==> flow/design.v (excerpt) <==
module openNocTop #(parameter X=2,Y=2,data_width=32, x_size=1, y_size=1,total_width=(x_size+y_size+data_width),sw_no=X*Y)
(
input wire clk,
input wire rstn,
input wire [(X*Y)-1:0] r_valid_pe,
input wire [(total_width*X*Y)-1:0] r_data_pe,
output wire [(X*Y)-1:0] r_ready_pe,
output wire [(X*Y)-1:0] w_valid_pe,
output wire [(total_width*X*Y)-1:0] w_data_pe
);
Settings: LEC_CHECK=0, CAP_MARGIN=20, CORE_MARGIN=2, CORE_UTILIZATION=12, SLEW_MARGIN=20; clock period 7.5 ns.
run.sh (not shown) runs the stock make flow with config.mk's settings and CLKGATE_MAP_FILE=.
Edit:
- ABC_AREA: default -> 1
- CELL_PAD_IN_SITES_DETAIL_PLACEMENT: default -> 0
- CORE_ASPECT_RATIO: default -> 0.85
- CORE_UTILIZATION: 12 -> 58
- CTS_CLUSTER_SIZE: default -> 94
- GPL_TIMING_DRIVEN: default -> 1
- SETUP_SLACK_MARGIN: default -> -0.39
- TNS_END_PERCENT: default -> 80
- clock period: 7.5 -> 3.42 ns (I/O delays scaled with it)
What happened:
- The changed run reached the layout checks and failed them: negative setup slack
- worst setup slack degrades by 2900 ps
- total power went up by 150%
- hold slack improves by 31 ps
Edit:
- ABC_AREA: 1 -> default
- CELL_PAD_IN_SITES_DETAIL_PLACEMENT: 0 -> default
- CORE_ASPECT_RATIO: 0.85 -> default
- CORE_UTILIZATION: 58 -> 72
- CTS_CLUSTER_SIZE: 94 -> default
- GPL_TIMING_DRIVEN: 1 -> default
- SETUP_SLACK_MARGIN: -0.39 -> default
- TNS_END_PERCENT: 80 -> 45
- clock period: 3.42 -> 2.37 ns (I/O delays scaled with it)
Effect: This time the run failed in 5_1_grt (GRT-0232). Die area goes down by about 40%. Synthesized cell count is lower by about 50%. Area after synthesis fell by 24%.
Edit:
- CORE_UTILIZATION: 72 -> 40
- TNS_END_PERCENT: 45 -> default
- clock period: 2.37 -> 4.3 ns (I/O delays scaled with it)
What happened:
- The new run produced a clean layout
- area after synthesis is unchanged
- die size rose by about 80%
- synthesized cell count is unchanged
Edit:
- ABC_AREA: default -> 1
- CORE_UTILIZATION: 40 -> 63
- clock period: 4.3 -> 2.3 ns (I/O delays scaled with it)
What happened: With this change the flow produced a layout that fails on negative setup slack; hold slack gets worse by 11 ps; wire length grows by 27%; count of clock-buffer cells in the layout came out lower by 9; global-route usage grows by 18 points; register-to-register slack loses 930 ps; cell count is higher by 72%.
Edit:
- ABC_AREA: 1 -> default
- CAP_MARGIN: 20 -> 40
- CORE_UTILIZATION: 63 -> 34
- GPL_ROUTABILITY_DRIVEN: default -> 0
- MAX_ROUTING_LAYER: default -> met5
- MIN_ROUTING_LAYER: default -> met1
- SETUP_SLACK_MARGIN: default -> -0.25
- TNS_END_PERCENT: default -> 30
- clock period: 2.3 -> 2.61 ns (I/O delays scaled with it)
What happened:
- The changed run produced a layout that fails on negative setup slack
- die size rises by 40%
- clock-buffer cell count fell by 2
- combinational power shrinks by 32%
- global-route usage came out lower by 25 points
- core utilization decreases by 34 points
- worst setup slack gets worse by 120 ps
- area after synthesis goes down by 24%
- first-iteration DRC count fell by 47%
- worst hold slack loses 32 ps

---

Setup of run A:
openNocTop again, from the RTL that the note above started with.
clock: 3.94 ns
lec_check: 0
cap_margin: 20
core_margin: 2
core_utilization: 40
slew_margin: 20
### run A -> run B
Settings: swapping 40 for 57 in CORE_UTILIZATION.
==> comparison <==
- Result for run B and run A: all clean
- Minimum hold slack: run B > run A
- In the reports for run B and run A, the larger routability congestion estimate from global placement belongs to run B.
- Sort run B and run A by setup clock skew after layout, ascending, and run B comes first.
- Changes observed in run B relative to run A: combinational gate power now sits at about the same level, die area decreased by 20,000 sq um relative to the old numbers.
Setup changes, run B to run C
Settings: GPL_TIMING_DRIVEN now 1, previously not set; SETUP_SLACK_MARGIN now 0.42, previously not set; TNS_END_PERCENT now 80, previously not set; CORE_ASPECT_RATIO now 0.85, previously not set; CORE_UTILIZATION now 64, was 57; ABC_AREA now 0, previously not set; CTS_CLUSTER_SIZE now 46, previously not set; CELL_PAD_IN_SITES_DETAIL_PLACEMENT now 0, previously not set; the clock period (ns, I/O delays scaled along) now 2.22, was 3.94.
- Run C did not run to completion, as it errored out during global routing (5_1_grt).
- Run C vs run B: post-CTS repair timing setup buffer count up
- Across both runs, instance area after placement was higher for run C than for run B.
- Run C against run B: number of distinct standard cells referenced by the synthesized netlist saw little to no change, count of standard-cell rows down 10, total of cells resized after clock tree synthesis higher.
- Between run C and run B, it is run C whose HPWL reported at the end of detailed placement is lower, by 0.89%.
- Going from run B to run C, setup slack at placement went down; simple-gate share of the synthesized area did not really move; area of the die went down.
## Diff of input files: run D against run C
Settings: CTS_CLUSTER_SIZE changed from 46 to 100; CTS_CLUSTER_DIAMETER newly set to 204; SETUP_SLACK_MARGIN removed (was 0.42); TNS_END_PERCENT removed (was 80); CORE_ASPECT_RATIO removed (was 0.85); CORE_UTILIZATION changed from 64 to 68; CELL_PAD_IN_SITES_DETAIL_PLACEMENT removed (was 0); ABC_AREA changed from 0 to 1; GPL_TIMING_DRIVEN removed (was 1); the clock period (ns, I/O delays scaled along) changed from 2.22 to 2.3.
Run D is listed as incomplete: the tool reported an error in global routing (5_1_grt) and the run ended there.
Across both runs, multiplexer fraction of the synthesized cell area was lower for run D than for run C.
Run C → run D: instance count after placement with tap cells included has increased; post-place instance area has increased; HPWL after detailed placement has increased.
Run D vs. run C: synthesized cell count went up by 2,758.
The post-synthesis sequential area ratio number comes out higher for run C vs run D.
[diff] area inside the core boundary, run D relative to run C: regression
Here is what was changed in the inputs of run E compared with run D.
Settings: a deleted CTS_CLUSTER_SIZE that had been 100; an added SETUP_SLACK_MARGIN of 0.7; a deleted CTS_CLUSTER_DIAMETER that had been 204; a change of CORE_UTILIZATION from 68 to 40; a deleted ABC_AREA that had been 1; a change of the clock period (ns, I/O delays scaled along) from 2.3 to 3.94.
Findings:
- Compared with run D, run E shows a total die size that is 28% higher.
- Run D → run E: mean instance size in the synthesized netlist now larger; die width now sits higher; cell area after placement down 10,000 sq um.
- Post-CTS setup repair buffer count was lower in run E than in run D.
- Run E vs. run D: area share of and-or/or-and cells after synthesis up 15 points; core area moved up; number of standard cells after synthesis has decreased; overall die height went up.
- Synthesized area (run E / run D): 0.76
- Count of H-tree levels built during CTS in run E is 1 higher than in run D
- Across run D and run E, a clean result was obtained everywhere but in run D.
- Run D terminated abnormally: global routing (5_1_grt) reported GRT-0232.

---

Starting RTL as in the previous note.
Settings: LEC_CHECK=0, ABC_AREA=0, CAP_MARGIN=20, CELL_PAD_IN_SITES_DETAIL_PLACEMENT=0, CORE_ASPECT_RATIO=0.92, CORE_MARGIN=2, CORE_UTILIZATION=72, CTS_CLUSTER_SIZE=79, GPL_TIMING_DRIVEN=1, PLACE_DENSITY_LB_ADDON=0.0, SETUP_SLACK_MARGIN=-0.39, SLEW_MARGIN=20, TNS_END_PERCENT=80; clock period 5.01 ns.
Change:
- ABC_AREA: 0 -> default
- CELL_PAD_IN_SITES_DETAIL_PLACEMENT: 0 -> default
- CORE_ASPECT_RATIO: 0.92 -> default
- CORE_UTILIZATION: 72 -> 9
- CTS_CLUSTER_SIZE: 79 -> default
- GPL_TIMING_DRIVEN: 1 -> default
- PLACE_DENSITY_LB_ADDON: 0.0 -> default
- SETUP_SLACK_MARGIN: -0.39 -> default
- TNS_END_PERCENT: 80 -> default
- clock period: 5.01 -> 7.37 ns (I/O delays scaled with it)
=> Power came out lower by about 30%. Synthesized cell count stays the same. Synthesized area does not change. Global-route usage came out lower by 46 points. Final area came out higher by 15%. Register-to-register slack gains 2400 ps. Clock skew came out higher by 30 ps. Utilization came out lower by 73 points. Setup slack gains 1500 ps.
Change:
- CAP_MARGIN: 20 -> 40
- CELL_PAD_IN_SITES_DETAIL_PLACEMENT: default -> 1
- CORE_UTILIZATION: 9 -> 34
- CTS_CLUSTER_SIZE: default -> 84
- GPL_ROUTABILITY_DRIVEN: default -> 0
- MAX_ROUTING_LAYER: default -> met5
- MIN_ROUTING_LAYER: default -> met1
- TNS_END_PERCENT: default -> 30
- clock period: 7.37 -> 2.61 ns (I/O delays scaled with it)
Effect:
- This time the run reached the layout checks and failed them: negative setup slack
- final area decreases by 1.3%
- wire length is lower by 22%
- die size goes down by 73%
- global-route usage is higher by 20 points
Change:
- CAP_MARGIN: 40 -> 25
- CORE_UTILIZATION: 34 -> 70
- CTS_CLUSTER_SIZE: 84 -> 40
- GPL_ROUTABILITY_DRIVEN: 0 -> default
- GPL_TIMING_DRIVEN: default -> 0
- MIN_ROUTING_LAYER: met1 -> default
- PLACE_DENSITY_LB_ADDON: default -> 0.11
- SETUP_SLACK_MARGIN: default -> 0.69
- TNS_END_PERCENT: 30 -> 85
- clock period: 2.61 -> 6.94 ns (I/O delays scaled with it)
Effect: The changed run aborted during detailed placement (3_5_place_dp); die size went down by 51%; area after synthesis does not change; synthesized cell count is unchanged.

---

Starting RTL as in the previous note.
make LEC_CHECK=0 ABC_AREA=0 CAP_MARGIN=5 CELL_PAD_IN_SITES_DETAIL_PLACEMENT=2 CORE_ASPECT_RATIO=1.63 CORE_MARGIN=10 CORE_UTILIZATION=34 CTS_CLUSTER_SIZE=94 GPL_ROUTABILITY_DRIVEN=0 GPL_TIMING_DRIVEN=1 MAX_ROUTING_LAYER=met4 SETUP_SLACK_MARGIN=-0.39 SLEW_MARGIN=15 TNS_END_PERCENT=80 finish   # period 4.73 ns
The first run went through all stages and came out clean.
Rerun with:
- CAP_MARGIN: 5 -> 20
- CELL_PAD_IN_SITES_DETAIL_PLACEMENT: 2 -> 0
- CORE_ASPECT_RATIO: 1.63 -> 0.85
- CORE_MARGIN: 10 -> 2
- CORE_UTILIZATION: 34 -> 57
- CTS_CLUSTER_SIZE: 94 -> 88
- GPL_ROUTABILITY_DRIVEN: 0 -> not set
- MAX_ROUTING_LAYER: met4 -> not set
- SETUP_SLACK_MARGIN: -0.39 -> 0.42
- SLEW_MARGIN: 15 -> 20
- clock period: 4.73 -> 2.23 ns (I/O delays scaled with it)
This time the run stopped in global routing (5_1_grt) (GRT-0232).
Die area came out lower by 46%.
Synthesized area does not change.
Synthesized cell count is unchanged.
Rerun with:
- ABC_AREA: 0 -> not set
- CELL_PAD_IN_SITES_DETAIL_PLACEMENT: 0 -> not set
- CORE_ASPECT_RATIO: 0.85 -> not set
- CORE_UTILIZATION: 57 -> 52
- CTS_CLUSTER_SIZE: 88 -> not set
- GPL_TIMING_DRIVEN: 1 -> not set
- SETUP_SLACK_MARGIN: 0.42 -> not set
- TNS_END_PERCENT: 80 -> not set
- clock period: 2.23 -> 3.31 ns (I/O delays scaled with it)
After rerunning: Now the flow completed without violations; die size grows by 9.4%; synthesized area does not change; synthesized cell count does not change.
Power figures rest on the tool's default switching activity, not on a simulated workload.
